--- flow/config.mk ---
export PLATFORM = sky130hd
export DESIGN_NAME = complex_multiplier
export DESIGN_NICKNAME = complex_multiplier
export VERILOG_FILES = /design/flow/design.v
export SDC_FILE = /design/flow/constraint.sdc
export NUM_CORES = 4
export LEC_CHECK = 0
export CAP_MARGIN = 15
export CORE_MARGIN = 2
export CORE_UTILIZATION = 72
export HOLD_SLACK_MARGIN = -0.09
export PLACE_DENSITY_LB_ADDON = 0.01
export SETUP_SLACK_MARGIN = 1.78
export SLEW_MARGIN = 20
--- flow/constraint.sdc ---
create_clock -name core_clock -period 6.11 [get_ports {aclk}]
set_input_delay 1.2220 -clock core_clock [delete_from_list [all_inputs] [get_ports {aclk}]]
set_output_delay 1.2220 -clock core_clock [all_outputs]
set_load 0.01 [all_outputs]
--- flow/design.v ---
`timescale 1ns / 1ns
module complex_multiplier
    #(parameter integer     OPERAND_WIDTH_A = 16,  
      parameter integer     OPERAND_WIDTH_B = 16,  
      parameter integer     OPERAND_WIDTH_OUT = 32,   
      parameter integer     STAGES = 6,   
      parameter             BLOCKING = 0,
      parameter             ROUND_MODE = 0,
      parameter integer     GROWTH_BITS = 0,   
      parameter             BYTE_ALIGNED = 1,
      localparam            EFF_PORT_WIDTH_A = BYTE_ALIGNED ? ((OPERAND_WIDTH_A*2+15)/16)*16 : OPERAND_WIDTH_A * 2,
      localparam            EFF_PORT_WIDTH_B = BYTE_ALIGNED ? ((OPERAND_WIDTH_B*2+15)/16)*16 : OPERAND_WIDTH_B * 2,
      localparam            EFF_PORT_WIDTH_OUT = BYTE_ALIGNED ? ((OPERAND_WIDTH_OUT*2+15)/16)*16 : OPERAND_WIDTH_OUT * 2
    )
    (   
        input                                           aclk,
        input                                           aresetn,
		input                                           rounding_cy,
        input               [EFF_PORT_WIDTH_A - 1 : 0]    s_axis_a_tdata,
        output reg                                      s_axis_a_tready,
        input                                           s_axis_a_tvalid,
        input               [EFF_PORT_WIDTH_B - 1 : 0]    s_axis_b_tdata,
        output reg                                      s_axis_b_tready,
        input                                           s_axis_b_tvalid,
        output reg  		[EFF_PORT_WIDTH_OUT - 1 : 0]  m_axis_dout_tdata,
        output reg                                      m_axis_dout_tvalid,
        input                                           m_axis_dout_tready
        );
    localparam INPUT_WIDTH_A = OPERAND_WIDTH_A * 2;
    localparam INPUT_WIDTH_B = OPERAND_WIDTH_B * 2;
    localparam OUTPUT_WIDTH  = OPERAND_WIDTH_OUT * 2;
    localparam TRUNC_BITS = (INPUT_WIDTH_A + INPUT_WIDTH_B - OUTPUT_WIDTH)/2 + 1 + GROWTH_BITS;
    localparam OUTPUT_PADDING = EFF_PORT_WIDTH_OUT - OUTPUT_WIDTH;
    localparam CALCULATION_STAGES = 6;    
    reg        [STAGES : 0]                     tvalid;
    reg        [EFF_PORT_WIDTH_OUT-1:0]         tdata [STAGES-2:0];
    wire signed [OPERAND_WIDTH_A-1:0] a_r = s_axis_a_tdata[OPERAND_WIDTH_A - 1 : 0];
    wire signed [OPERAND_WIDTH_A-1:0] a_i = s_axis_a_tdata[EFF_PORT_WIDTH_A / 2 + OPERAND_WIDTH_A - 1 : EFF_PORT_WIDTH_A / 2];
    wire signed [OPERAND_WIDTH_B-1:0] b_r = s_axis_b_tdata[OPERAND_WIDTH_B - 1 : 0];
    wire signed [OPERAND_WIDTH_B-1:0] b_i = s_axis_b_tdata[EFF_PORT_WIDTH_B / 2 + OPERAND_WIDTH_B - 1 : EFF_PORT_WIDTH_B / 2];
    reg signed [OPERAND_WIDTH_A + OPERAND_WIDTH_B : 0] mult_r, mult_i, mult_0, common, common_r1, common_r2, p_r_int, p_i_int;
    reg signed [OPERAND_WIDTH_A - 1 : 0] a_r_d, a_i_d, a_r_dd, a_i_dd, a_r_ddd, a_i_ddd, a_r_dddd, a_i_dddd;
    reg signed [OPERAND_WIDTH_B - 1 : 0] b_r_d, b_i_d, b_r_dd, b_i_dd, b_r_ddd, b_i_ddd;
    reg                          a_valid_d, b_valid_d;
    reg signed [OPERAND_WIDTH_A : 0] a_dd_common;
    reg signed [OPERAND_WIDTH_B : 0] a_dd_r, a_dd_i;
    reg        [STAGES - 1 : 0]  rounding_cy_buf ;
    wire signed [OPERAND_WIDTH_OUT - 1 : 0] result_r;
    wire signed [OPERAND_WIDTH_OUT - 1 : 0] result_i;
    wire signed [OPERAND_WIDTH_A + OPERAND_WIDTH_B + 1 - 1 : 0] temp1, temp2;
    localparam rounding_cy_buf_index = CALCULATION_STAGES - 1;
    wire signed [OPERAND_WIDTH_A + OPERAND_WIDTH_B + 1 - 1 : 0] rounding_cy_extended = {{(OPERAND_WIDTH_A + OPERAND_WIDTH_B){1'b0}}, rounding_cy_buf[rounding_cy_buf_index]};
	if (ROUND_MODE == 0 || TRUNC_BITS == 0) begin
        assign temp1 = p_r_int >>> TRUNC_BITS;
        assign temp2 = p_i_int >>> TRUNC_BITS;
		assign result_r = temp1[OPERAND_WIDTH_OUT - 1 : 0];
		assign result_i = temp2[OPERAND_WIDTH_OUT - 1 : 0];    
	end
	else begin
        wire signed [OPERAND_WIDTH_A + OPERAND_WIDTH_B + 1 - 1 : 0] point5_correction = {{(OPERAND_WIDTH_A + OPERAND_WIDTH_B + 1 - TRUNC_BITS){1'b0}}, 1'b0, {(TRUNC_BITS-1){1'b1}}} + rounding_cy_extended;
        assign temp1 = (p_r_int + point5_correction) >>> TRUNC_BITS;
        assign temp2 = (p_i_int + point5_correction) >>> TRUNC_BITS;
		assign result_r = temp1[OPERAND_WIDTH_OUT-1:0];
		assign result_i = temp2[OPERAND_WIDTH_OUT-1:0];    
	end
    integer i;
    always @(posedge aclk) begin
        if (!aresetn) begin
            tvalid <= 0;
            a_valid_d <= 0;
            b_valid_d <= 0;
            m_axis_dout_tvalid <= 0;
        end
        else begin
            a_valid_d <= s_axis_a_tvalid;
            b_valid_d <= s_axis_b_tvalid;
            a_r_d <= a_r;
            a_i_d <= a_i;
            b_r_d <= b_r;
            b_i_d <= b_i;
            if (ROUND_MODE == 1)
                rounding_cy_buf[0] <= rounding_cy;
            else if (ROUND_MODE == 2)   
                rounding_cy_buf[0] <= ~rounding_cy_buf[0];
            if (BLOCKING == 1 && m_axis_dout_tready == 0 && m_axis_dout_tvalid == 1) begin 
                m_axis_dout_tvalid <= 0;
                m_axis_dout_tdata <= {(OUTPUT_WIDTH){1'b0}};
                s_axis_a_tready <= 0;
                s_axis_b_tready <= 0;
            end
            else begin
                s_axis_a_tready <= 1;
                s_axis_b_tready <= 1;
                a_dd_common <= a_r_d - a_i_d;
                a_r_dd <= a_r_d;
                a_i_dd <= a_i_d;
                b_r_dd <= b_r_d;
                b_i_dd <= b_i_d;
                a_r_ddd <= a_r_dd;
                a_i_ddd <= a_i_dd;
                b_r_ddd <= b_r_dd;
                b_i_ddd <= b_i_dd;
                mult_0 <= a_dd_common * b_i_dd;
                a_r_dddd <= a_r_ddd;
                a_i_dddd <= a_i_ddd;
                a_dd_r <= b_r_ddd - b_i_ddd;
                a_dd_i <= b_r_ddd + b_i_ddd;
                common <= mult_0;
                mult_r <= a_dd_r * a_r_dddd;
                mult_i <= a_dd_i * a_i_dddd;
                common_r1 <= common;
                common_r2 <= common;
                p_r_int <= mult_r + common_r1;
                p_i_int <= mult_i + common_r2;
                for (i = 1; i<STAGES; i = i + 1) begin
                    rounding_cy_buf[i] <= rounding_cy_buf[i-1];
                end
                tvalid[0] <= a_valid_d & b_valid_d;
                for (i = 1; i<(STAGES); i = i+1) begin
                    tvalid[i] <= tvalid[i-1];
                end
                m_axis_dout_tvalid <= tvalid[STAGES-2];
                if (STAGES > CALCULATION_STAGES) begin
                    tdata[0] <= {{(OUTPUT_PADDING/2){result_i[OPERAND_WIDTH_OUT - 1]}}, result_i,
                        {(OUTPUT_PADDING/2){result_r[OPERAND_WIDTH_OUT - 1]}}, result_r};
                    for (i = 1; i<(STAGES-CALCULATION_STAGES); i = i+1) begin
                        tdata[i] <= tdata[i-1];
                    end
                    m_axis_dout_tdata <= tdata[STAGES - CALCULATION_STAGES - 1];
                end
                else begin
                     m_axis_dout_tdata <= {{(OUTPUT_PADDING/2){result_i[OPERAND_WIDTH_OUT - 1]}}, result_i,
                         {(OUTPUT_PADDING/2){result_r[OPERAND_WIDTH_OUT - 1]}}, result_r};
                end
            end
        end
    end
endmodule
--- flow/run.sh ---
#!/bin/bash
# the make line also repeats each setting of config.mk as NAME=value (left out here)
make -C /OpenROAD-flow-scripts/flow DESIGN_CONFIG=/design/flow/config.mk WORK_HOME=/design/flow/orfs CLKGATE_MAP_FILE= finish
==> results of run 1 <==
==> routing by layer <==
layer | share of wire, % | wire, µm
met1 | 38 | 51900
met2 | 49 | 67300
met3 | 7.9 | 10800
met4 | 5.2 | 7160
met5 | 0.047 | 64
==> what timing repair did <==
action | in CTS | in global routing
gates resized | 287 | 243
pin swaps | 203 | 194
gates cloned | 1 | 0
buffers inserted | 119 | 75
setup endpoints to repair | 76 | 78
==> metrics by stage <==
stage	utilization, %	setup TNS (ps)	worst slack [ps]
global placement	79.6	0	31.8
floorplan	-	0	256
detailed placement	79.6	-352	-98.9
global route	87.6	-4480	-304
CTS	85.5	-55.4	-55.4
finish	87.6	-947	-159
==> layout make-up <==
cell class	count	area [µm²]	area share, %
antenna	2	5.00	0.00780
clock buffer	62	1470	2.29
clock inverter	47	716	1.12
inverter	988	3720	5.79
multi-input combinational	3061	34400	53.6
sequential	575	17200	26.8
tap	959	1200	1.87
timing repair buffer	550	5460	8.51
==> impl_metrics.tcl, run 1 <==
# collected from the flow reports
set metrics [dict create \
    timing.critical_path.cells "buf_6, and2_4, fa_1, inv_2, fa_1, fa_2, fa_1, inv_1, fa_1, inv_1, fa_1, inv_2, ha_4, a21o_1, a21oi_4, o21a_1, o21ai_2, a31oi_2, o21ai_4, o31ai_4, mux2i_1, nand3_1" \
    critical_path.max_fanout 7 \
    antenna_found_initial 9 \
    r2r_setup_slack_ps -160 \
    post_synth_mux_area_share_pct 0.0750 \
    fp-utilization_pct 72.9 \
    layout.failed_checks "negative setup slack" \
    cap_violations 0 \
    floorplan.die.width_um 276 \
    syn_inst 4754 \
    report.final.slew_viol_count 0 \
    syn2layout_area_growth_pct 20.3 \
    cpLargestDelayFamily "adder cells" \
    clock_sinks 575 \
    hp-start "a_r_dd[4]" \
    floorplan.die_area_um2 76300 \
    synthesis.area_per_instance_um2 11.2 \
    post-route-drc-count 0 \
    post-route-period-util_pct 103 \
    clk_path_buf_depth 3 \
    slowest_delay_ps 550 \
    grt_pass1_vias 39200 \
    share_of_synthesized_area_occupied_by_flip_flops_and_latches_pct 32.2 \
    worst_min_path_class "reg2reg" \
    path_buffers 5 \
    startpoint_type "flop" \
    critPathCaptureType "flop" \
    synth-area-yosys_um2 53400 \
    placedInstanceArea_um2 58300 \
    htree_levels 2 \
    synthXorXnorAreaFrac_pct 3.22 \
    timing.slew.headroom_pct 34.6 \
    rr_startpoint "b_i_dd[4]" \
    netlist.area_leader.share_pct 31.9 \
    most_common_flop_cell_mapped_by_yosys "edfxtp_1" \
    worstPathRequired_ps 6500 \
    use_met1_pct 46.1 \
    status "failed layout checks" \
    critical_path.slowest_cell "fa_1" \
    yosys-top-cells-count "inv_1 (988), fa_1 (833), edfxtp_1 (567)" \
    layout.cell_area.non_filler_um2 64200 \
    io_pins 137 \
    gr-total-overflow 0 \
    cts_tree "built" \
    avgViaCountPerCell 5.86 \
    critical_path_depth 22 \
    clk_transition_reported_paths_ps 70 \
    arrival_ps 6660 \
    regToRegEndpoint "mult_0[31]" \
    grt_use_met2_pct 59.5 \
    ys_seq_elements 575 \
    cts_buffers 58 \
    via_count 36600 \
    most_area_hungry_cell_type_in_the_yosys_netlist "edfxtp_1" \
    distinct_cells_synth 71 \
    timing.final.hold_violations 0 \
    final.setup_skew_ps 42.7 \
    drt_iter0_drc 3332 \
    worst-setup-path-type "reg2reg" \
    floorplan.rows 99 \
    grt_start_max_net_pins 157 \
    design.core.area_um2 73200 \
    place.gp.congestion 0.962 \
    yosys_warnings 1 \
    holdPathStages 0 \
    most_common_cell "inv_1" \
    gr-usage-met3_pct 6.71 \
    synth_simple_gate_area_share_pct 10.9 \
    log.warning_count 60 \
    worstSetupStartpoint "b_i_dd[4]" \
    setup_viol 12 \
    nNetsFinal 6499 \
    timing.fmax_mhz 160 \
    port_buffers 132 \
    worst-r2r-cell-count 22 \
    drt_pass1_iterations 5 \
    n_fill_cell 3325 \
    grt_busiest_layer "met2" \
    tightestPinTransition_ps 977 \
    root_buffer "clkbuf_16" \
    detail-route-antenna-nets 0 \
    fraction_of_registers_with_async_set_or_reset_after_synthesis_pct 0 \
    synth-compound-area-share_pct 5.91 \
    synth_stat.cells 4754 \
    synthAdderAreaFrac_pct 39.7 \
    crit_end "mult_0[31]" \
    final.min_clock_period_ps 6270 \
    hold_ws_ps 417 \
    grt_setup_unrepaired "true" \
    drt-total-wl_mm 137 \
    cts-hold-fix-buffers 0 \
    final_critical_path_setup_slack_ps -159 \
    cp_common_cell "fa_1" \
    mappedNetlistArea_um2 53400 \
    finalNonFillerCells 6244 \
    die_y_um 276 \
    wire_length_of_the_first_global_routing_pass_mm 210 \
    placedCellCount 5938 \
    top_logic_kind "adder cells" \
    edf_count 567 \
    top_cells_by_area "edfxtp_1 (32%), fa_1 (31%), ha_1 (8.5%), inv_1 (7.0%), and2_1 (4.8%)" \
    worst_hold_path.endpoint "a_r_ddd[4]" \
    grt_util_all_layers_pct 35.5 \
    wl_per_cell_um 22.0 \
    detailedPlacementHpwl_mm 97.2 \
    worstSkewPairLatency_ps 670 \
]
==> run 2: changes to the inputs <==
- CAP_MARGIN: 15 -> 40
- HOLD_SLACK_MARGIN: -0.09 -> 0.08
- PLACE_DENSITY_LB_ADDON: 0.01 -> 0.28
- SETUP_SLACK_MARGIN: 1.78 -> not set
- clock period: 6.11 -> 5.88 ns (I/O delays scaled with it)
==> impl_metrics.tcl, run 2 <==
# collected from the flow reports
set metrics [dict create \
    status "failed layout checks" \
    layout.failed_checks "negative setup slack" \
    slowest_delay_ps 580 \
    floorplan.die_area_um2 76300 \
    edf_count 567 \
    worst_min_path_class "reg2reg" \
    post_synth_mux_area_share_pct 0.0750 \
    synth-compound-area-share_pct 5.91 \
    worstSetupStartpoint "a_dd_i[11]" \
    floorplan.rows 99 \
    post-route-drc-count 0 \
    most_common_cell "inv_1" \
    clock_sinks 575 \
    timing.fmax_mhz 157 \
    worst-r2r-cell-count 22 \
    most_area_hungry_cell_type_in_the_yosys_netlist "edfxtp_1" \
    syn2layout_area_growth_pct 19.2 \
    floorplan.die.width_um 276 \
    grt_setup_unrepaired "true" \
    detail-route-antenna-nets 0 \
    final_critical_path_setup_slack_ps -495 \
    critical_path.max_fanout 10 \
    r2r_setup_slack_ps -490 \
    worst-setup-path-type "reg2reg" \
    placedCellCount 6113 \
    n_fill_cell 3275 \
    gr-total-overflow 0 \
    synthXorXnorAreaFrac_pct 3.22 \
    syn_inst 4754 \
    critical_path.slowest_cell "edfxtp_1" \
    cts-hold-fix-buffers 0 \
    timing.slew.headroom_pct 40.6 \
    grt_pass1_vias 41100 \
    most_common_flop_cell_mapped_by_yosys "edfxtp_1" \
    via_count 38600 \
    path_buffers 5 \
    final-comb-area_um2 33600 \
    antenna_found_initial 6 \
    mappedNetlistArea_um2 53400 \
    netlist.area_leader.share_pct 31.9 \
    critPathCaptureType "flop" \
    ys_seq_elements 575 \
    flop_area_um2 17200 \
    cts_buffers 58 \
    root_buffer "clkbuf_16" \
    share_of_synthesized_area_occupied_by_flip_flops_and_latches_pct 32.2 \
    cpLargestDelayFamily "adder cells" \
    nNetsFinal 6610 \
    arrival_ps 6760 \
    drt_pass1_iterations 9 \
    crit_end "mult_i[32]" \
    place_worst_setup_slack_ps -384 \
    critical_path_depth 22 \
    fraction_of_registers_with_async_set_or_reset_after_synthesis_pct 0 \
    yosys_warnings 1 \
    top_logic_kind "adder cells" \
    hold_ws_ps 409 \
    grt_start_max_net_pins 135 \
    place.gp.congestion 0.932 \
    wire_length_of_the_first_global_routing_pass_mm 218 \
    rr_startpoint "a_dd_i[11]" \
    holdPathStages 0 \
    finalNonFillerCells 6353 \
    cts_tree "built" \
    fp-utilization_pct 72.9 \
    port_buffers 132 \
    wl_per_cell_um 23.4 \
    timing.critical_path.cells "buf_6, nand2_1, fa_1, inv_1, fa_1, fa_1, fa_1, fa_1, inv_1, fa_1, inv_1, ha_4, buf_4, a21o_1, a21o_1, a21o_1, nand2_1, a21boi_2, a41oi_2, o2111ai_2, a21oi_2, xnor2_1" \
    design.core.area_um2 73200 \
    finish.utilization_pct 86.9 \
    detailedPlacementHpwl_mm 99.8 \
    die_y_um 276 \
    synth_simple_gate_area_share_pct 10.9 \
    worstPathRequired_ps 6260 \
    regToRegEndpoint "mult_i[32]" \
    startpoint_type "flop" \
    clk_transition_reported_paths_ps 70 \
    top_cells_by_area "edfxtp_1 (32%), fa_1 (31%), ha_1 (8.5%), inv_1 (7.0%), and2_1 (4.8%)" \
    tightestPinTransition_ps 891 \
    timing.final.hold_violations 0 \
    final.min_clock_period_ps 6370 \
    cp_common_cell "fa_1" \
    htree_levels 2 \
    worstSkewPairLatency_ps 660 \
    yosys-top-cells-count "inv_1 (988), fa_1 (833), edfxtp_1 (567)" \
    synth-area-yosys_um2 53400 \
    synth_stat.cells 4754 \
    avgViaCountPerCell 6.08 \
    setup_viol 43 \
    io_pins 137 \
    drt-total-wl_mm 149 \
    final.setup_skew_ps 67.3 \
    clk_path_buf_depth 3 \
    log.warning_count 61 \
    distinct_cells_synth 71 \
    hp-start "p_i_int[16]" \
    worst_hold_path.endpoint "m_axis_dout_tdata[47]" \
    grt_util_all_layers_pct 36.9 \
    cap_violations 0 \
    report.final.slew_viol_count 0 \
    post-route-period-util_pct 108 \
    drt_iter0_drc 4461 \
    synthAdderAreaFrac_pct 39.7 \
    synthesis.area_per_instance_um2 11.2 \
]
## run 2: layout make-up
| cell class | count | share of cell area (%) |
|---|---|---|
| tap | 959 | 1.89 |
| inverter | 988 | 5.84 |
| sequential | 575 | 27.0 |
| multi-input combinational | 3061 | 52.8 |
| antenna | 2 | 0.00787 |
| clock inverter | 39 | 0.714 |
| timing repair buffer | 661 | 9.34 |
| clock buffer | 68 | 2.34 |
## run 2: what timing repair did
item | CTS | global route
endpoints found under the setup margin | 41 | 52
cloned | 2 | 3
gates resized | 213 | 256
pin swaps | 125 | 162
setup buffers | 74 | 68
## run 2: metal layers
metal / part of all wire (%) / wire length, µm / global-route usage (%)
met1: 34 / 50000 / 44.4
met2: 49 / 73000 / 63.6
met3: 8.8 / 13100 / 6.00
met4: 8.4 / 12500 / 21.3
met5: 0.022 / 32 / 0
## run 2: through the flow
stage               instance area, µm²  TNS, ps
floorplan                        53700    -27.5
global placement                 58800    -3270
detailed placement               58800    -6280
CTS                              62200    -1880
global route                     63600   -15640
finish                           63600   -10400
==> run 3: changes to the inputs <==
- CAP_MARGIN: 40 -> 15
- CTS_CLUSTER_DIAMETER: not set -> 367
- HOLD_SLACK_MARGIN: 0.08 -> -0.09
- PLACE_DENSITY_LB_ADDON: 0.28 -> not set
- SETUP_SLACK_MARGIN: not set -> -0.47
- clock period: 5.88 -> 4.75 ns (I/O delays scaled with it)
==> impl_metrics.tcl, run 3 <==
# collected from the flow reports
set metrics [dict create \
    status "failed layout checks" \
    layout.failed_checks "negative setup slack" \
    mappedNetlistArea_um2 53400 \
    floorplan.die.width_um 276 \
    critical_path_depth 22 \
    synthXorXnorAreaFrac_pct 3.22 \
    final.setup_skew_ps 71.7 \
    nNetsFinal 6734 \
    gr-total-overflow 0 \
    grt_pass1_vias 40500 \
    die_y_um 276 \
    critPathCaptureType "flop" \
    grt_start_max_net_pins 97 \
    detailedPlacementHpwl_mm 104 \
    synthAdderAreaFrac_pct 39.7 \
    detail-route-antenna-nets 0 \
    port_buffers 132 \
    synth_stat.cells 4754 \
    hold_ws_ps 412 \
    path_buffers 5 \
    edf_count 567 \
    grt_util_all_layers_pct 36.3 \
    log.warning_count 49 \
    design.core.area_um2 73200 \
    arrival_ps 6660 \
    cap_violations 0 \
    report.final.slew_viol_count 0 \
    worstPathRequired_ps 5090 \
    synth-area-yosys_um2 53400 \
    hp-start "common[23]" \
    distinct_cells_synth 71 \
    wl_per_cell_um 21.7 \
    most_common_cell "inv_1" \
    final_critical_path_setup_slack_ps -1570 \
    most_area_hungry_cell_type_in_the_yosys_netlist "edfxtp_1" \
    post_synth_mux_area_share_pct 0.0750 \
    flop_area_um2 17200 \
    top_logic_kind "adder cells" \
    regToRegEndpoint "mult_r[29]" \
    avgViaCountPerCell 5.85 \
    io_pins 137 \
    grt_setup_unrepaired "true" \
    worst_hold_path.endpoint "common_r2[23]" \
    worstSkewPairLatency_ps 660 \
    worst-setup-path-type "reg2reg" \
    timing.critical_path.cells "buf_12, and2_1, fa_1, inv_1, fa_1, fa_2, inv_1, fa_1, fa_1, inv_1, fa_1, inv_1, ha_4, a21oi_2, o21ai_2, o2bb2ai_1, a21o_1, o31ai_4, nor3_2, or3_4, a31oi_4, xnor2_2" \
    r2r_setup_slack_ps -1570 \
    n_fill_cell 3159 \
    post-route-drc-count 0 \
    place.gp.congestion 0.942 \
    worstSetupStartpoint "a_dd_r[7]" \
    finalNonFillerCells 6474 \
    cp_common_cell "fa_1" \
    antenna_found_initial 9 \
    timing.fmax_mhz 158 \
    placedCellCount 6276 \
    via_count 37900 \
    syn2layout_area_growth_pct 21.5 \
    fp-utilization_pct 72.9 \
    slowest_delay_ps 570 \
    cts_tree "built" \
    most_common_flop_cell_mapped_by_yosys "edfxtp_1" \
    syn_inst 4754 \
    wire_length_of_the_first_global_routing_pass_mm 215 \
    cpLargestDelayFamily "adder cells" \
    post-route-period-util_pct 133 \
    netlist.area_leader.share_pct 31.9 \
    timing.slew.headroom_pct 39.0 \
    rr_startpoint "a_dd_r[7]" \
    htree_levels 2 \
    floorplan.rows 99 \
    crit_end "mult_r[29]" \
    synth_simple_gate_area_share_pct 10.9 \
    critical_path.slowest_cell "fa_2" \
    drt_pass1_iterations 6 \
    clk_transition_reported_paths_ps 60 \
    fraction_of_registers_with_async_set_or_reset_after_synthesis_pct 0 \
    top_cells_by_area "edfxtp_1 (32%), fa_1 (31%), ha_1 (8.5%), inv_1 (7.0%), and2_1 (4.8%)" \
    setup_viol 74 \
    ys_seq_elements 575 \
    place_worst_setup_slack_ps -1390 \
    timing.final.hold_violations 0 \
    drt-total-wl_mm 141 \
    clock_sinks 575 \
    startpoint_type "flop" \
    critical_path.max_fanout 8 \
    clk_path_buf_depth 3 \
    drt_iter0_drc 3434 \
    synthesis.area_per_instance_um2 11.2 \
    floorplan.die_area_um2 76300 \
    final.min_clock_period_ps 6320 \
    worst-r2r-cell-count 22 \
    cts-hold-fix-buffers 0 \
    yosys_warnings 1 \
    cts_buffers 58 \
    root_buffer "clkbuf_16" \
    share_of_synthesized_area_occupied_by_flip_flops_and_latches_pct 32.2 \
    synth-compound-area-share_pct 5.91 \
    final-comb-area_um2 33800 \
    tightestPinTransition_ps 914 \
    yosys-top-cells-count "inv_1 (988), fa_1 (833), edfxtp_1 (567)" \
    worst_min_path_class "reg2reg" \
    holdPathStages 0 \
]
==> run 3: routing by layer <==
layer | vias to the layer above | GRT usage, % | routed length, µm
met5 | - | 0 | 35
met4 | 6 | 17.3 | 8240
met3 | 516 | 7.02 | 11500
met2 | 1972 | 62.2 | 69600
met1 | 19000 | 44.8 | 51300
li1 | 16400 | - | -
==> run 3: what timing repair did <==
action                     in CTS  in global routing
resized                       192                182
setup buffers                  66                 50
setup endpoints to repair      65                 69
pin swaps                     133                142
==> run 3: metrics by stage <==
stage	cell area (µm²)	setup TNS (ps)	utilization, %
6_report	64800	-72310	88.6
5_1_grt	64800	-83640	88.6
4_1_cts	63800	-62740	87.2
3_5_place_dp	60700	-65930	83.0
3_3_place_gp	60700	-57960	83.0
2_1_floorplan	54500	-35260	-
==> run 3: final cells by class <==
class                   instances  area share, %
inverters                     988           5.72
flip-flops and latches        575           26.5
clock inverters                37          0.708
repair buffers                785           10.7
diodes                          2        0.00772
clock buffers                  67           2.29
multi-input cells            3061           52.2
well taps                     959           1.85
==> run 4: changes to the inputs <==
- CAP_MARGIN: 15 -> 20
- CELL_PAD_IN_SITES_DETAIL_PLACEMENT: not set -> 1
- CELL_PAD_IN_SITES_GLOBAL_PLACEMENT: not set -> 1
- CORE_ASPECT_RATIO: not set -> 1.37
- CORE_UTILIZATION: 72 -> 27
- CTS_CLUSTER_DIAMETER: 367 -> not set
- CTS_CLUSTER_SIZE: not set -> 70
- GPL_TIMING_DRIVEN: not set -> 1
- HOLD_SLACK_MARGIN: -0.09 -> not set
- MIN_ROUTING_LAYER: not set -> met1
- PLACE_DENSITY_LB_ADDON: not set -> 0.02
- SETUP_SLACK_MARGIN: -0.47 -> 1.44
- SLEW_MARGIN: 20 -> 35
- clock period: 4.75 -> 5.64 ns (I/O delays scaled with it)
==> impl_metrics.tcl, run 4 <==
# collected from the flow reports
set metrics [dict create \
    avgViaCountPerCell 4.27 \
    synth_simple_gate_area_share_pct 10.9 \
    fp-utilization_pct 27.1 \
    crit_end "mult_r[29]" \
    mappedNetlistArea_um2 53400 \
    worst_min_path_class "reg2reg" \
    critical_path_depth 21 \
    io_pins 137 \
    holdPathStages 0 \
    log.warning_count 51 \
    port_buffers 132 \
    grt_setup_unrepaired "true" \
    timing.final.hold_violations 0 \
    final.min_clock_period_ps 6140 \
    timing.slew.headroom_pct 45.6 \
    worst_hold_path.endpoint "common_r2[19]" \
    hp-start "common[19]" \
    detail-route-antenna-nets 0 \
    layout.failed_checks "negative setup slack" \
    status "failed layout checks" \
    finish.utilization_pct 35.2 \
    critPathCaptureType "flop" \
    regToRegEndpoint "mult_r[29]" \
    syn_inst 4754 \
    synth_stat.cells 4754 \
    placedInstanceArea_um2 63600 \
    post-route-period-util_pct 109 \
    clock_sinks 575 \
    worstSetupStartpoint "a_dd_r[14]" \
    layout.cell_area.non_filler_um2 69300 \
    worstSkewPairLatency_ps 700 \
    clk_transition_reported_paths_ps 60 \
    ys_seq_elements 575 \
    drt-total-wl_mm 161 \
    r2r_setup_slack_ps -500 \
    worstPathRequired_ps 6060 \
    nNetsFinal 6795 \
    timing.fmax_mhz 163 \
    synthAdderAreaFrac_pct 39.7 \
    fraction_of_registers_with_async_set_or_reset_after_synthesis_pct 0 \
    floorplan.die.width_um 384 \
    post-route-drc-count 0 \
    timing.critical_path.cells "and2_1, fa_1, inv_1, fa_1, fa_1, inv_1, fa_1, fa_1, inv_1, fa_1, inv_2, ha_4, a21o_1, a21o_1, a211o_1, o31a_1, o31ai_4, nor3_2, or3_4, a31oi_4, xnor2_1" \
    edf_count 567 \
    floorplan.die_area_um2 201000 \
    cts_tree "built" \
    wl_per_cell_um 19.7 \
    antenna_found_initial 14 \
    most_common_cell "inv_1" \
    place.gp.congestion 0.768 \
    cpLargestDelayFamily "adder cells" \
    synth-compound-area-share_pct 5.91 \
    synth-area-yosys_um2 53400 \
    synthXorXnorAreaFrac_pct 3.22 \
    top_logic_kind "adder cells" \
    hold_ws_ps 400 \
    post_synth_mux_area_share_pct 0.0750 \
    n_fill_cell 21500 \
    drt_pass1_iterations 4 \
    distinct_cells_synth 71 \
    grt_pass1_vias 40600 \
    most_area_hungry_cell_type_in_the_yosys_netlist "edfxtp_1" \
    final_critical_path_setup_slack_ps -503 \
    slowest_delay_ps 540 \
    die_y_um 524 \
    startpoint_type "flop" \
    htree_levels 3 \
    top_cells_by_area "edfxtp_1 (32%), fa_1 (31%), ha_1 (8.5%), inv_1 (7.0%), and2_1 (4.8%)" \
    worst-setup-path-type "reg2reg" \
    path_buffers 4 \
    report.final.slew_viol_count 0 \
    syn2layout_area_growth_pct 29.9 \
    arrival_ps 6560 \
    detailedPlacementHpwl_mm 137 \
    setup_viol 52 \
    cap_violations 0 \
    yosys_warnings 1 \
    cts-hold-fix-buffers 0 \
    critical_path.max_fanout 4 \
    worst-r2r-cell-count 21 \
    via_count 35000 \
    tightestPinTransition_ps 806 \
    rr_startpoint "a_dd_r[14]" \
    most_common_flop_cell_mapped_by_yosys "edfxtp_1" \
    gr-total-overflow 0 \
    netlist.area_leader.share_pct 31.9 \
    cp_common_cell "fa_1" \
    floorplan.rows 191 \
    finalSetupTns_ps -14510 \
    wire_length_of_the_first_global_routing_pass_mm 249 \
    synthesis.area_per_instance_um2 11.2 \
    clk_path_buf_depth 3 \
    grt_util_all_layers_pct 16.5 \
    cts_buffers 69 \
    critical_path.slowest_cell "fa_1" \
    drt_iter0_drc 1038 \
    share_of_synthesized_area_occupied_by_flip_flops_and_latches_pct 32.2 \
    root_buffer "clkbuf_16" \
    grt_start_max_net_pins 103 \
    final.setup_skew_ps 49.6 \
    design.core.area_um2 197000 \
    yosys-top-cells-count "inv_1 (988), fa_1 (833), edfxtp_1 (567)" \
]
==> run 4: layout make-up <==
class	instances	area (µm²)	share of cell area, %
Antenna cell	4	10.0	0.0144
Clock buffer	78	1760	2.54
Clock inverter	47	688	0.993
Inverter	988	3710	5.35
Multi-Input combinational cell	3061	34500	49.8
Sequential cell	575	17200	24.8
Tap cell	2605	3260	4.70
Timing Repair Buffer	835	8190	11.8
==> run 4: per-layer routing <==
layer,global-route usage (%),vias to the layer above,share of wire (%)
li1,-,16500,-
met1,18.7,18100,40
met2,33.1,294,57
met3,1.47,109,1.9
met4,3.07,0,1.7
met5,0,-,0
==> run 4: what timing repair did <==
item | 4_1_cts | 5_1_grt
pin swaps | 197 | 148
buffers inserted | 86 | 31
gates cloned | 4 | 1
endpoints found under the setup margin | 79 | 80
gates resized | 368 | 188
==> run 4: metrics by stage <==
stage	std cells	setup WS (ps)
floorplan	4755	-214
global placement	7942	-789
detailed placement	7942	-795
CTS	8157	-555
global route	8190	-698
finish	8193	-503
==> run 5: changes to the inputs <==
- CAP_MARGIN: 20 -> 40
- CELL_PAD_IN_SITES_DETAIL_PLACEMENT: 1 -> not set
- CELL_PAD_IN_SITES_GLOBAL_PLACEMENT: 1 -> not set
- CORE_ASPECT_RATIO: 1.37 -> not set
- CORE_UTILIZATION: 27 -> 72
- CTS_CLUSTER_DIAMETER: not set -> 373
- CTS_CLUSTER_SIZE: 70 -> 25
- GPL_TIMING_DRIVEN: 1 -> not set
- HOLD_SLACK_MARGIN: not set -> 0.13
- MIN_ROUTING_LAYER: met1 -> not set
- PLACE_DENSITY_LB_ADDON: 0.02 -> 0.01
- SETUP_SLACK_MARGIN: 1.44 -> -0.33
- SLEW_MARGIN: 35 -> 20
- clock period: 5.64 -> 5.6 ns (I/O delays scaled with it)
==> impl_metrics.tcl, run 5 <==
# collected from the flow reports
set metrics [dict create \
    grt_start_max_net_pins 117 \
    port_buffers 132 \
    layout.cell_area.non_filler_um2 61600 \
    fraction_of_registers_with_async_set_or_reset_after_synthesis_pct 0 \
    post-route-drc-count 0 \
    worstSkewPairLatency_ps 640 \
    post_synth_mux_area_share_pct 0.0750 \
    io_pins 137 \
    floorplan.die.width_um 276 \
    most_area_hungry_cell_type_in_the_yosys_netlist "edfxtp_1" \
    path_buffers 3 \
    grt_setup_unrepaired "true" \
    drt-total-wl_mm 121 \
    detailedPlacementHpwl_mm 96.4 \
    hp-start "common[9]" \
    clk_transition_reported_paths_ps 100 \
    most_common_cell "inv_1" \
    cts_tree "built" \
    share_of_synthesized_area_occupied_by_flip_flops_and_latches_pct 32.2 \
    floorplan.die_area_um2 76300 \
    ys_seq_elements 575 \
    mappedNetlistArea_um2 53400 \
    design.core.area_um2 73200 \
    top_cells_by_area "edfxtp_1 (32%), fa_1 (31%), ha_1 (8.5%), inv_1 (7.0%), and2_1 (4.8%)" \
    crit_end "mult_r[29]" \
    cts_buffers 26 \
    grt_pass1_vias 37500 \
    syn_inst 4754 \
    worst_hold_path.endpoint "common_r2[9]" \
    cap_violations 0 \
    timing.slew.headroom_pct 42.7 \
    final_critical_path_setup_slack_ps -586 \
    cp_common_cell "fa_1" \
    log.warning_count 53 \
    clock_sinks 575 \
    startpoint_type "flop" \
    synthesis.area_per_instance_um2 11.2 \
    timing.fmax_mhz 162 \
    drt_pass1_iterations 6 \
    final.min_clock_period_ps 6190 \
    netlist.area_leader.share_pct 31.9 \
    tightestPinTransition_ps 860 \
    cpLargestDelayFamily "adder cells" \
    worstSetupStartpoint "a_r_dddd[8]" \
    synthAdderAreaFrac_pct 39.7 \
    drt_iter0_drc 3066 \
    synth_stat.cells 4754 \
    synth-area-yosys_um2 53400 \
    place_worst_setup_slack_ps -690 \
    placedInstanceArea_um2 59200 \
    critical_path.max_fanout 6 \
    arrival_ps 6560 \
    worst_min_path_class "reg2reg" \
    syn2layout_area_growth_pct 15.5 \
    rr_startpoint "a_r_dddd[8]" \
    via_count 35300 \
    layout.failed_checks "negative setup slack" \
    timing.critical_path.cells "nand2_1, fa_1, inv_1, fa_1, fa_1, fa_1, fa_1, inv_1, fa_1, inv_2, ha_4, a21o_1, a21o_1, a211o_1, o31a_1, o31ai_4, nor3_2, or3_4, a31oi_4, xnor2_1" \
    worst-setup-path-type "reg2reg" \
    report.final.slew_viol_count 0 \
    antenna_found_initial 2 \
    yosys-top-cells-count "inv_1 (988), fa_1 (833), edfxtp_1 (567)" \
    fp-utilization_pct 72.9 \
    floorplan.rows 99 \
    grt_util_all_layers_pct 32.1 \
    avgViaCountPerCell 5.63 \
    final.setup_skew_ps 46.1 \
    critical_path.slowest_cell "fa_1" \
    top_logic_kind "adder cells" \
    die_y_um 276 \
    regToRegEndpoint "mult_r[29]" \
    critical_path_depth 20 \
    holdPathStages 0 \
    clk_path_buf_depth 3 \
    synth_simple_gate_area_share_pct 10.9 \
    post-route-period-util_pct 110 \
    htree_levels 1 \
    worstPathRequired_ps 5970 \
    wl_per_cell_um 19.3 \
    wire_length_of_the_first_global_routing_pass_mm 193 \
    timing.final.hold_violations 0 \
    critPathCaptureType "flop" \
    most_common_flop_cell_mapped_by_yosys "edfxtp_1" \
    edf_count 567 \
    status "failed layout checks" \
    worst-r2r-cell-count 20 \
    distinct_cells_synth 71 \
    slowest_delay_ps 600 \
    yosys_warnings 1 \
    synth-compound-area-share_pct 5.91 \
    detail-route-antenna-nets 0 \
    n_fill_cell 3942 \
    r2r_setup_slack_ps -590 \
    root_buffer "clkbuf_16" \
    gr-total-overflow 0 \
    place.gp.congestion 0.928 \
    nNetsFinal 6563 \
    synthXorXnorAreaFrac_pct 3.22 \
    setup_viol 49 \
]
run 5: layout make-up:
class | instances | area (µm²) | area share [%]
Tap cell | 959 | 1200 | 1.95
Inverter | 988 | 3710 | 6.02
Multi-Input combinational cell | 3061 | 33200 | 53.8
Sequential cell | 575 | 17200 | 27.9
Antenna cell | 2 | 5.00 | 0.00812
Clock inverter | 1 | 16.3 | 0.0264
Timing Repair Buffer | 646 | 5650 | 9.16
Clock buffer | 35 | 684 | 1.11
run 5: what timing repair did:
| action | 4_1_cts | 5_1_grt |
|---|---|---|
| setup endpoints to repair | 31 | 45 |
| resized | 67 | 231 |
| pin swaps | 57 | 168 |
| buffers inserted | 49 | 63 |
| cloned | 0 | 1 |
| hold buffers | 0 | 0 |
run 5: metrics by stage:
step	std cells	hold slack (ps)	setup TNS [ps]	util [%]
after floorplan	4755	400	-4060	-
after global placement	6161	400	-14480	80.8
after detailed placement	6162	405	-18090	80.8
after CTS	6233	419	-13070	82.5
after global routing	6265	417	-23270	84.2
final	6267	413	-13180	84.2
run 5: metal layers:
metal / share of wire (%) / track usage [%] / up-vias / wire length (µm)
met2: 50 / 55.1 / 1311 / 59900
met3: 6.8 / 3.97 / 261 / 8230
met1: 40 / 43.2 / 17700 / 47800
li1: - / - / 16000 / -
met4: 4.1 / 10.8 / 0 / 5000
met5: 0 / 0 / - / 0
==> run 6: changes to the inputs <==
- CAP_MARGIN: 40 -> 25
- CORE_UTILIZATION: 72 -> 19
- CTS_CLUSTER_DIAMETER: 373 -> not set
- CTS_CLUSTER_SIZE: 25 -> not set
- GPL_ROUTABILITY_DRIVEN: not set -> 1
- GPL_TIMING_DRIVEN: not set -> 1
- HOLD_SLACK_MARGIN: 0.13 -> 0.14
- MAX_ROUTING_LAYER: not set -> met5
- PLACE_DENSITY_LB_ADDON: 0.01 -> 0.3
- SETUP_SLACK_MARGIN: -0.33 -> -0.43
- SLEW_MARGIN: 20 -> 10
- clock period: 5.6 -> 12.7 ns (I/O delays scaled with it)
==> impl_metrics.tcl, run 6 <==
# collected from the flow reports
set metrics [dict create \
    holdPathStages 0 \
    startpoint_type "flop" \
    floorplan.die.width_um 534 \
    design.core.area_um2 279000 \
    wl_per_cell_um 16.8 \
    cts_tree "built" \
    via_count 32700 \
    post-route-drc-count 0 \
    cts_resized 0 \
    clock_sinks 575 \
    timing.final.hold_violations 0 \
    synthesis.area_per_instance_um2 11.2 \
    yosys-top-cells-count "inv_1 (988), fa_1 (833), edfxtp_1 (567)" \
    worst-setup-path-type "reg2reg" \
    synth-compound-area-share_pct 5.91 \
    worst_min_path_class "reg2reg" \
    worstSkewPairLatency_ps 730 \
    worst_hold_path.endpoint "a_i_dddd[8]" \
    clk_path_buf_depth 3 \
    syn_inst 4754 \
    fp-utilization_pct 19.1 \
    finalSetupTns_ps 0 \
    most_common_flop_cell_mapped_by_yosys "edfxtp_1" \
    yosys_warnings 1 \
    post_cts_buffers 0 \
    post_synth_mux_area_share_pct 0.0750 \
    tightestPinTransition_ps 1120 \
    clk_transition_reported_paths_ps 60 \
    arrival_ps 7710 \
    final.setup_skew_ps 48.8 \
    avgViaCountPerCell 3.78 \
    cts-hold-fix-buffers 0 \
    synthXorXnorAreaFrac_pct 3.22 \
    floorplan.die_area_um2 285000 \
    regToRegEndpoint "mult_0[32]" \
    htree_levels 3 \
    drt_iter0_drc 1834 \
    most_common_cell "inv_1" \
    timing.fmax_mhz 137 \
    ys_seq_elements 575 \
    root_buffer "clkbuf_16" \
    wire_length_of_the_first_global_routing_pass_mm 221 \
    status "no timing/DRC/antenna violations" \
    final.min_clock_period_ps 7270 \
    io_pins 137 \
    drt_pass1_iterations 5 \
    slowest_delay_ps 1030 \
    top_logic_kind "adder cells" \
    setup_viol 0 \
    timing.slew.headroom_pct 25.5 \
    gr-total-overflow 0 \
    detail-route-antenna-nets 0 \
    port_buffers 132 \
    worstSetupStartpoint "a_dd_common[16]" \
    timing.critical_path.cells "nand2_1, inv_1, fa_1, fa_1, fa_1, fa_1, fa_1, inv_1, fa_1, inv_1, ha_1, nand2_1, or2_2, nor3_1, a21oi_1, o31ai_1, o41ai_1, o21bai_1, a21oi_1, xnor2_1" \
    mappedNetlistArea_um2 53400 \
    critPathCaptureType "flop" \
    critical_path.max_fanout 16 \
    hp-start "a_i_ddd[8]" \
    path_buffers 3 \
    most_area_hungry_cell_type_in_the_yosys_netlist "edfxtp_1" \
    cpLargestDelayFamily "adder cells" \
    top_cells_by_area "edfxtp_1 (32%), fa_1 (31%), ha_1 (8.5%), inv_1 (7.0%), and2_1 (4.8%)" \
    fraction_of_registers_with_async_set_or_reset_after_synthesis_pct 0 \
    synth_simple_gate_area_share_pct 10.9 \
    critical_path_depth 20 \
    distinct_cells_synth 71 \
    rr_startpoint "a_dd_common[16]" \
    synth-area-yosys_um2 53400 \
    cts_buffers 73 \
    die_y_um 534 \
    worst-r2r-cell-count 20 \
    log.warning_count 53 \
    crit_end "mult_0[32]" \
    floorplan.rows 194 \
    netlist.area_leader.share_pct 31.9 \
    cap_violations 0 \
    worstPathRequired_ps 13140 \
    grt_setup_unrepaired "false" \
    synth_stat.cells 4754 \
    syn2layout_area_growth_pct 15.4 \
    nNetsFinal 6123 \
    place.gp.congestion 0.841 \
    share_of_synthesized_area_occupied_by_flip_flops_and_latches_pct 32.2 \
    cp_common_cell "fa_1" \
    post-route-period-util_pct 57.3 \
    n_fill_cell 29900 \
    critical_path.slowest_cell "fa_1" \
    synthAdderAreaFrac_pct 39.7 \
    edf_count 567 \
    r2r_setup_slack_ps 5430 \
    report.final.slew_viol_count 0 \
    grt_pass1_vias 35800 \
    grt_start_max_net_pins 151 \
    antenna_found_initial 6 \
    drt-total-wl_mm 146 \
    grt_util_all_layers_pct 10.3 \
    detailedPlacementHpwl_mm 113 \
]
-- run 6: stage by stage --
stage	instances	hold slack, ps	setup slack (ps)	area [µm²]	utilization, %
final	8640	386	5430	61600	22.0
after global routing	8639	397	4980	61600	22.0
after CTS	8639	376	5390	61600	22.0
after detailed placement	8507	405	5350	59100	21.1
after global placement	8507	400	5470	59100	21.1
after floorplan	4755	400	6390	53400	-
-- run 6: layer usage --
layer | share of wire [%] | routed length, µm | vias up | track usage (%)
li1 | - | - | 15200 | -
met1 | 47 | 67700 | 16500 | 13.8
met2 | 45 | 65600 | 725 | 16.5
met3 | 4.8 | 6980 | 212 | 1.83
met4 | 3.6 | 5170 | 4 | 3.59
met5 | 0.019 | 27 | - | 0
-- run 6: cell type report --
type / instances / area (µm²) / area share (%)
well taps: 3724 / 4660 / 7.57
multi-input cells: 3061 / 32000 / 51.9
repair buffers: 159 / 1550 / 2.52
flip-flops and latches: 575 / 17200 / 27.9
clock inverters: 46 / 576 / 0.935
clock buffers: 86 / 1900 / 3.08
inverters: 988 / 3710 / 6.02
diodes: 1 / 2.50 / 0.00407
==> run 7: changes to the inputs <==
- CAP_MARGIN: 25 -> 15
- CORE_ASPECT_RATIO: not set -> 0.72
- CORE_UTILIZATION: 19 -> 72
- CTS_CLUSTER_DIAMETER: not set -> 388
- CTS_CLUSTER_SIZE: not set -> 25
- GPL_ROUTABILITY_DRIVEN: 1 -> not set
- GPL_TIMING_DRIVEN: 1 -> not set
- HOLD_SLACK_MARGIN: 0.14 -> 0.08
- MAX_ROUTING_LAYER: met5 -> not set
- PLACE_DENSITY_LB_ADDON: 0.3 -> not set
- SETUP_SLACK_MARGIN: -0.43 -> -0.47
- SLEW_MARGIN: 10 -> 20
- clock period: 12.7 -> 4.97 ns (I/O delays scaled with it)
==> impl_metrics.tcl, run 7 <==
# collected from the flow reports
set metrics [dict create \
    rr_startpoint "a_r_dddd[4]" \
    root_buffer "clkbuf_16" \
    htree_levels 1 \
    synthAdderAreaFrac_pct 39.7 \
    critical_path_depth 21 \
    critPathCaptureType "flop" \
    report.final.slew_viol_count 0 \
    netlist.area_leader.share_pct 31.9 \
    worstSetupStartpoint "a_r_dddd[4]" \
    most_area_hungry_cell_type_in_the_yosys_netlist "edfxtp_1" \
    timing.slew.headroom_pct 39.1 \
    grt_setup_unrepaired "true" \
    synth-area-yosys_um2 53400 \
    post_synth_mux_area_share_pct 0.0750 \
    final_critical_path_setup_slack_ps -1230 \
    cts_tree "built" \
    critical_path.max_fanout 6 \
    distinct_cells_synth 71 \
    mappedNetlistArea_um2 53400 \
    syn2layout_area_growth_pct 17.4 \
    top_cells_by_area "edfxtp_1 (32%), fa_1 (31%), ha_1 (8.5%), inv_1 (7.0%), and2_1 (4.8%)" \
    avgViaCountPerCell 5.76 \
    floorplan.die_area_um2 76300 \
    top_logic_kind "adder cells" \
    regToRegEndpoint "mult_r[29]" \
    synthesis.area_per_instance_um2 11.2 \
    worstPathRequired_ps 5360 \
    placedCellCount 6260 \
    hp-start "a_i_ddd[4]" \
    final.setup_skew_ps 34.8 \
    cpLargestDelayFamily "adder cells" \
    place.gp.congestion 0.992 \
    fraction_of_registers_with_async_set_or_reset_after_synthesis_pct 0 \
    clk_path_buf_depth 3 \
    timing.fmax_mhz 161 \
    arrival_ps 6590 \
    detailedPlacementHpwl_mm 109 \
    startpoint_type "flop" \
    drt_pass1_iterations 7 \
    cp_common_cell "fa_1" \
    worstSkewPairLatency_ps 640 \
    synth_stat.cells 4754 \
    r2r_setup_slack_ps -1230 \
    fp-utilization_pct 72.9 \
    synth_simple_gate_area_share_pct 10.9 \
    post-route-period-util_pct 125 \
    clock_sinks 575 \
    synthXorXnorAreaFrac_pct 3.22 \
    clk_transition_reported_paths_ps 120 \
    floorplan.rows 84 \
    most_common_cell "inv_1" \
    synth-compound-area-share_pct 5.91 \
    worst-setup-path-type "reg2reg" \
    wire_length_of_the_first_global_routing_pass_mm 212 \
    share_of_synthesized_area_occupied_by_flip_flops_and_latches_pct 32.2 \
    grt_util_all_layers_pct 36.2 \
    drt_iter0_drc 3846 \
    syn_inst 4754 \
    grt_busiest_layer "met2" \
    yosys-top-cells-count "inv_1 (988), fa_1 (833), edfxtp_1 (567)" \
    ys_seq_elements 575 \
    worst-r2r-cell-count 21 \
    wl_per_cell_um 21.6 \
    gr-usage-met3_pct 11.0 \
    crit_end "mult_r[29]" \
    yosys_warnings 1 \
    tightestPinTransition_ps 890 \
    finalNonFillerCells 6357 \
    grt_use_met2_pct 54.7 \
    final.min_clock_period_ps 6200 \
    worst_min_path_class "reg2reg" \
    worst_hold_path.endpoint "a_i_dddd[4]" \
    grt_pass1_vias 38200 \
    cap_violations 0 \
    port_buffers 132 \
    die_y_um 235 \
    via_count 36600 \
    status "failed layout checks" \
    edf_count 567 \
    drt-total-wl_mm 137 \
    floorplan.die.width_um 325 \
    slowest_delay_ps 560 \
    finalSetupTns_ps -55670 \
    log.warning_count 52 \
    critical_path.slowest_cell "fa_1" \
    post-route-drc-count 0 \
    antenna_found_initial 7 \
    cts_buffers 26 \
    holdPathStages 0 \
    layout.failed_checks "negative setup slack" \
    grt_start_max_net_pins 112 \
    use_met1_pct 51.8 \
    nNetsFinal 6621 \
    gr-total-overflow 0 \
    timing.critical_path.cells "and2_4, fa_1, inv_2, fa_1, fa_1, inv_1, fa_1, fa_1, inv_1, fa_1, inv_2, ha_4, a21o_1, a21o_1, a211o_1, buf_4, o31ai_4, nor3_2, or3_4, a31oi_4, xnor2_1" \
    setup_viol 68 \
    detail-route-antenna-nets 0 \
    io_pins 137 \
    design.core.area_um2 73200 \
    most_common_flop_cell_mapped_by_yosys "edfxtp_1" \
    timing.final.hold_violations 0 \
    path_buffers 5 \
]
## run 7: stage by stage
step	util [%]	instance area [µm²]	worst slack [ps]	hold slack [ps]
final	85.6	62600	-1230	416
after CTS	84.3	61700	-1090	401
after global placement	82.5	60300	-1110	400
after global routing	85.6	62600	-1410	427
after detailed placement	82.5	60300	-1240	405
after floorplan	-	54400	-884	400
## run 7: final cells by class
class                           count  area, µm²
Antenna cell                        2       5.00
Clock buffer                       38        717
Fill cell                        3719      10500
Inverter                          988       3710
Multi-Input combinational cell   3061      33400
Sequential cell                   575      17200
Tap cell                          989       1240
Timing Repair Buffer              704       6320
## run 7: repair_timing
item                       in CTS  in global routing
setup endpoints to repair      58                 61
gates resized                 105                191
setup buffers                  35                 45
pin swaps                      68                131
hold buffers                    0                  0
## run 7: per-layer routing
layer / up-vias / wire, µm
li1: 16100 / -
met5: - / 83
met1: 18200 / 55300
met4: 12 / 4880
met3: 300 / 16200
met2: 1973 / 60600
==> run 8: changes to the inputs <==
- ABC_AREA: not set -> 0
- CAP_MARGIN: 15 -> 20
- CELL_PAD_IN_SITES_DETAIL_PLACEMENT: not set -> 2
- CELL_PAD_IN_SITES_GLOBAL_PLACEMENT: not set -> 3
- CORE_ASPECT_RATIO: 0.72 -> not set
- CORE_UTILIZATION: 72 -> 40
- CTS_CLUSTER_DIAMETER: 388 -> 113
- CTS_CLUSTER_SIZE: 25 -> not set
- GPL_ROUTABILITY_DRIVEN: not set -> 0
- HOLD_SLACK_MARGIN: 0.08 -> not set
- MAX_ROUTING_LAYER: not set -> met4
- SETUP_SLACK_MARGIN: -0.47 -> not set
- clock period: 4.97 -> 7.77 ns (I/O delays scaled with it)
==> impl_metrics.tcl, run 8 <==
# collected from the flow reports
set metrics [dict create \
    timing.fmax_mhz 142 \
    finalSetupTns_ps 0 \
    cpLargestDelayFamily "adder cells" \
    worst_min_path_class "reg2reg" \
    hp-start "a_i_ddd[8]" \
    top_logic_kind "adder cells" \
    fp-utilization_pct 40.1 \
    worstPathRequired_ps 8160 \
    antenna_found_initial 9 \
    synthAdderAreaFrac_pct 39.7 \
    arrival_ps 7420 \
    synth-area-yosys_um2 53400 \
    clk_path_buf_depth 3 \
    drt_iter0_drc 1460 \
    worst-r2r-cell-count 22 \
    yosys-top-cells-count "inv_1 (988), fa_1 (833), edfxtp_1 (567)" \
    clk_transition_reported_paths_ps 60 \
    floorplan.rows 134 \
    most_area_hungry_cell_type_in_the_yosys_netlist "edfxtp_1" \
    cts_tree "built" \
    top_cells_by_area "edfxtp_1 (32%), fa_1 (31%), ha_1 (8.5%), inv_1 (7.0%), and2_1 (4.8%)" \
    grt_setup_unrepaired "false" \
    crit_end "mult_i[32]" \
    timing.critical_path.cells "nand2_1, fa_1, inv_1, fa_1, inv_1, fa_1, inv_1, fa_1, fa_1, inv_1, fa_1, inv_1, ha_1, nand2_1, o21ai_0, a211o_1, a21oi_1, o21ai_1, a41oi_1, o2111ai_1, a21oi_1, xnor2_1" \
    netlist.area_leader.share_pct 31.9 \
    floorplan.die_area_um2 136000 \
    worstSkewPairLatency_ps 700 \
    final.min_clock_period_ps 7030 \
    drt_pass1_iterations 5 \
    log.warning_count 55 \
    nNetsFinal 6162 \
    timing.final.hold_violations 0 \
    status "no timing/DRC/antenna violations" \
    floorplan.die.width_um 369 \
    cap_violations 0 \
    worstSetupStartpoint "a_i_dddd[7]" \
    port_buffers 132 \
    post_synth_mux_area_share_pct 0.0750 \
    clock_sinks 575 \
    mappedNetlistArea_um2 53400 \
    design.core.area_um2 133000 \
    fraction_of_registers_with_async_set_or_reset_after_synthesis_pct 0 \
    post-route-period-util_pct 90.4 \
    worst_hold_path.endpoint "a_i_dddd[8]" \
    edf_count 567 \
    regToRegEndpoint "mult_i[32]" \
    rr_startpoint "a_i_dddd[7]" \
    post_cts_buffers 0 \
    synth_simple_gate_area_share_pct 10.9 \
    htree_levels 3 \
    most_common_cell "inv_1" \
    distinct_cells_synth 71 \
    syn2layout_area_growth_pct 11.4 \
    synth_stat.cells 4754 \
    critical_path.slowest_cell "edfxtp_1" \
    cts_buffers 71 \
    wire_length_of_the_first_global_routing_pass_mm 238 \
    share_of_synthesized_area_occupied_by_flip_flops_and_latches_pct 32.2 \
    syn_inst 4754 \
    flop_area_um2 17200 \
    final.setup_skew_ps 53.9 \
    gr-total-overflow 0 \
    root_buffer "clkbuf_16" \
    detail-route-antenna-nets 0 \
    grt_pass1_vias 39100 \
    grt_start_max_net_pins 143 \
    critical_path_depth 22 \
    setup_viol 0 \
    r2r_setup_slack_ps 740 \
    synthXorXnorAreaFrac_pct 3.22 \
    cp_common_cell "fa_1" \
    holdPathStages 0 \
    timing.slew.headroom_pct 32.5 \
    yosys_warnings 1 \
    n_fill_cell 13600 \
    post-route-drc-count 0 \
    worst-setup-path-type "reg2reg" \
    final-comb-area_um2 32000 \
    wl_per_cell_um 22.8 \
    ys_seq_elements 575 \
    avgViaCountPerCell 5.00 \
    most_common_flop_cell_mapped_by_yosys "edfxtp_1" \
    io_pins 137 \
    synthesis.area_per_instance_um2 11.2 \
    synth-compound-area-share_pct 5.91 \
    critPathCaptureType "flop" \
    tightestPinTransition_ps 987 \
    startpoint_type "flop" \
    slowest_delay_ps 970 \
    path_buffers 5 \
    via_count 33600 \
    cts_resized 0 \
    critical_path.max_fanout 17 \
    drt-total-wl_mm 153 \
    grt_util_all_layers_pct 23.8 \
    die_y_um 369 \
    detailedPlacementHpwl_mm 126 \
    cts-hold-fix-buffers 0 \
    report.final.slew_viol_count 0 \
]
[run 8: area by class of cell]
type / count / share of cell area [%]
Tap cell: 1768 / 3.72
Clock inverter: 49 / 1.14
Antenna cell: 1 / 0.00421
Sequential cell: 575 / 28.9
Inverter: 988 / 6.24
Multi-Input combinational cell: 3061 / 53.8
Clock buffer: 81 / 3.05
Timing Repair Buffer: 200 / 3.17
[run 8: per-layer routing]
layer,part of all wire (%),up-vias,global-route usage (%)
met3,2.8,151,2.16
met5,0,-,-
li1,-,15200,-
met1,45,17800,30.7
met4,1.9,0,5.10
met2,50,443,41.0
[run 8: per-stage QoR]
stage	setup WS, ps	cells	utilization (%)	hold WS [ps]	instance area, µm²
after floorplan	1460	4755	-	400	53400
after global placement	775	6592	42.8	400	57000
after detailed placement	685	6592	42.8	405	57000
after CTS	644	6722	44.7	398	59500
after global routing	383	6722	44.7	411	59500
final	745	6723	44.7	398	59500
==> run 9: changes to the inputs <==
- ABC_AREA: 0 -> not set
- CAP_MARGIN: 20 -> 0
- CELL_PAD_IN_SITES_DETAIL_PLACEMENT: 2 -> not set
- CELL_PAD_IN_SITES_GLOBAL_PLACEMENT: 3 -> not set
- CORE_UTILIZATION: 40 -> 72
- CTS_CLUSTER_DIAMETER: 113 -> 366
- GPL_ROUTABILITY_DRIVEN: 0 -> not set
- HOLD_SLACK_MARGIN: not set -> 0.05
- MAX_ROUTING_LAYER: met4 -> not set
- SETUP_SLACK_MARGIN: not set -> -0.43
- clock period: 7.77 -> 4.74 ns (I/O delays scaled with it)
==> impl_metrics.tcl, run 9 <==
# collected from the flow reports
set metrics [dict create \
    status "failed layout checks" \
    layout.failed_checks "negative setup slack" \
    regToRegEndpoint "mult_0[31]" \
    yosys_warnings 1 \
    placedInstanceArea_um2 60600 \
    holdPathStages 0 \
    finish.utilization_pct 87.8 \
    detail-route-antenna-nets 0 \
    place_worst_setup_slack_ps -1390 \
    drt_iter0_drc 3133 \
    met3_wirelength_mm 9.90 \
    drt-total-wl_mm 136 \
    cpLargestDelayFamily "adder cells" \
    cp_common_cell "fa_1" \
    gr-total-overflow 0 \
    avgViaCountPerCell 5.74 \
    log.warning_count 52 \
    timing.critical_path.cells "buf_12, buf_4, and2_1, fa_2, fa_1, fa_2, fa_1, fa_1, inv_1, fa_1, inv_1, ha_4, a21o_1, a21oi_4, o21a_1, o21ai_2, a31oi_2, o21ai_2, o31ai_4, mux2i_1, nand3_1" \
    worst-r2r-cell-count 21 \
    worstPathRequired_ps 5120 \
    hold_ws_ps 403 \
    die_y_um 276 \
    top_logic_kind "adder cells" \
    post_synth_mux_area_share_pct 0.0750 \
    port_buffers 132 \
    report.final.slew_viol_count 0 \
    critical_path.slowest_cell "fa_2" \
    timing.slew.headroom_pct 44.4 \
    detailedPlacementHpwl_mm 105 \
    distinct_cells_synth 71 \
    placedCellCount 6258 \
    most_common_cell "inv_1" \
    cts-hold-fix-buffers 0 \
    clock_sinks 575 \
    clk_path_buf_depth 3 \
    worst_hold_path.endpoint "a_i_dddd[1]" \
    post-route-period-util_pct 130 \
    grt_setup_unrepaired "true" \
    design.core.area_um2 73200 \
    floorplan.die.width_um 276 \
    synth_simple_gate_area_share_pct 10.9 \
    edf_count 567 \
    worstSkewPairLatency_ps 680 \
    arrival_ps 6530 \
    synthesis.area_per_instance_um2 11.2 \
    worstSetupStartpoint "b_i_dd[5]" \
    final.setup_skew_ps 51.3 \
    synthAdderAreaFrac_pct 39.7 \
    hp-start "a_i_ddd[1]" \
    post-route-drc-count 0 \
    final_critical_path_setup_slack_ps -1410 \
    cts_buffers 57 \
    ys_seq_elements 575 \
    timing.fmax_mhz 163 \
    timing.final.hold_violations 0 \
    grt_util_all_layers_pct 36.2 \
    wire_length_of_the_first_global_routing_pass_mm 214 \
    cap_violations 0 \
    place.gp.congestion 0.960 \
    most_area_hungry_cell_type_in_the_yosys_netlist "edfxtp_1" \
    fraction_of_registers_with_async_set_or_reset_after_synthesis_pct 0 \
    netlist.area_leader.share_pct 31.9 \
    setup_viol 74 \
    critPathCaptureType "flop" \
    floorplan.die_area_um2 76300 \
    synthXorXnorAreaFrac_pct 3.22 \
    htree_levels 2 \
    via_count 36900 \
    final.min_clock_period_ps 6150 \
    wl_per_cell_um 21.2 \
    clk_transition_reported_paths_ps 80 \
    tightestPinTransition_ps 832 \
    syn2layout_area_growth_pct 20.5 \
    syn_inst 4754 \
    detailed_route_wire_length_on_metal_1_mm 50.7 \
    path_buffers 4 \
    mappedNetlistArea_um2 53400 \
    finalNonFillerCells 6440 \
    startpoint_type "flop" \
    routed.top_layer "met5" \
    worst-setup-path-type "reg2reg" \
    floorplan.rows 99 \
    r2r_setup_slack_ps -1410 \
    grt_start_max_net_pins 118 \
    root_buffer "clkbuf_16" \
    met2_wirelength_mm 67.4 \
    io_pins 137 \
    critical_path.max_fanout 11 \
    antenna_found_initial 5 \
    layout.cell_area.non_filler_um2 64300 \
    synth-area-yosys_um2 53400 \
    slowest_delay_ps 580 \
    crit_end "mult_0[31]" \
    nNetsFinal 6697 \
    critical_path_depth 21 \
    rr_startpoint "b_i_dd[5]" \
    synth-compound-area-share_pct 5.91 \
    drt_pass1_iterations 6 \
    yosys-top-cells-count "inv_1 (988), fa_1 (833), edfxtp_1 (567)" \
    share_of_synthesized_area_occupied_by_flip_flops_and_latches_pct 32.2 \
    top_cells_by_area "edfxtp_1 (32%), fa_1 (31%), ha_1 (8.5%), inv_1 (7.0%), and2_1 (4.8%)" \
    fp-utilization_pct 72.9 \
    most_common_flop_cell_mapped_by_yosys "edfxtp_1" \
    cts_tree "built" \
    worst_min_path_class "reg2reg" \
    synth_stat.cells 4754 \
    grt_pass1_vias 40200 \
]
## run 9: what timing repair did
item,4_1_cts,5_1_grt
buffers inserted,51,37
cloned,1,0
resized,212,103
endpoints found under the setup margin,65,66
pin swaps,126,115
## run 9: area by class of cell
class                           instances  area (µm²)
Fill cell                            3378        8920
Clock inverter                         41         462
Sequential cell                       575       17200
Inverter                              988        3710
Antenna cell                            1        2.50
Clock buffer                           66        1460
Tap cell                              959        1200
Multi-Input combinational cell       3061       33700
Timing Repair Buffer                  749        6610
## run 9: layer usage
layer  global-route usage, %  up-vias
met3                    6.47      474
li1                        -    16300
met1                    45.1    18400
met5                       0        -
met4                    17.8        4
met2                    61.9     1717
## run 9: metrics by stage
stage | setup TNS (ps)
final | -67900
after global routing | -78260
after CTS | -62240
after detailed placement | -65500
after global placement | -58330
after floorplan | -35960
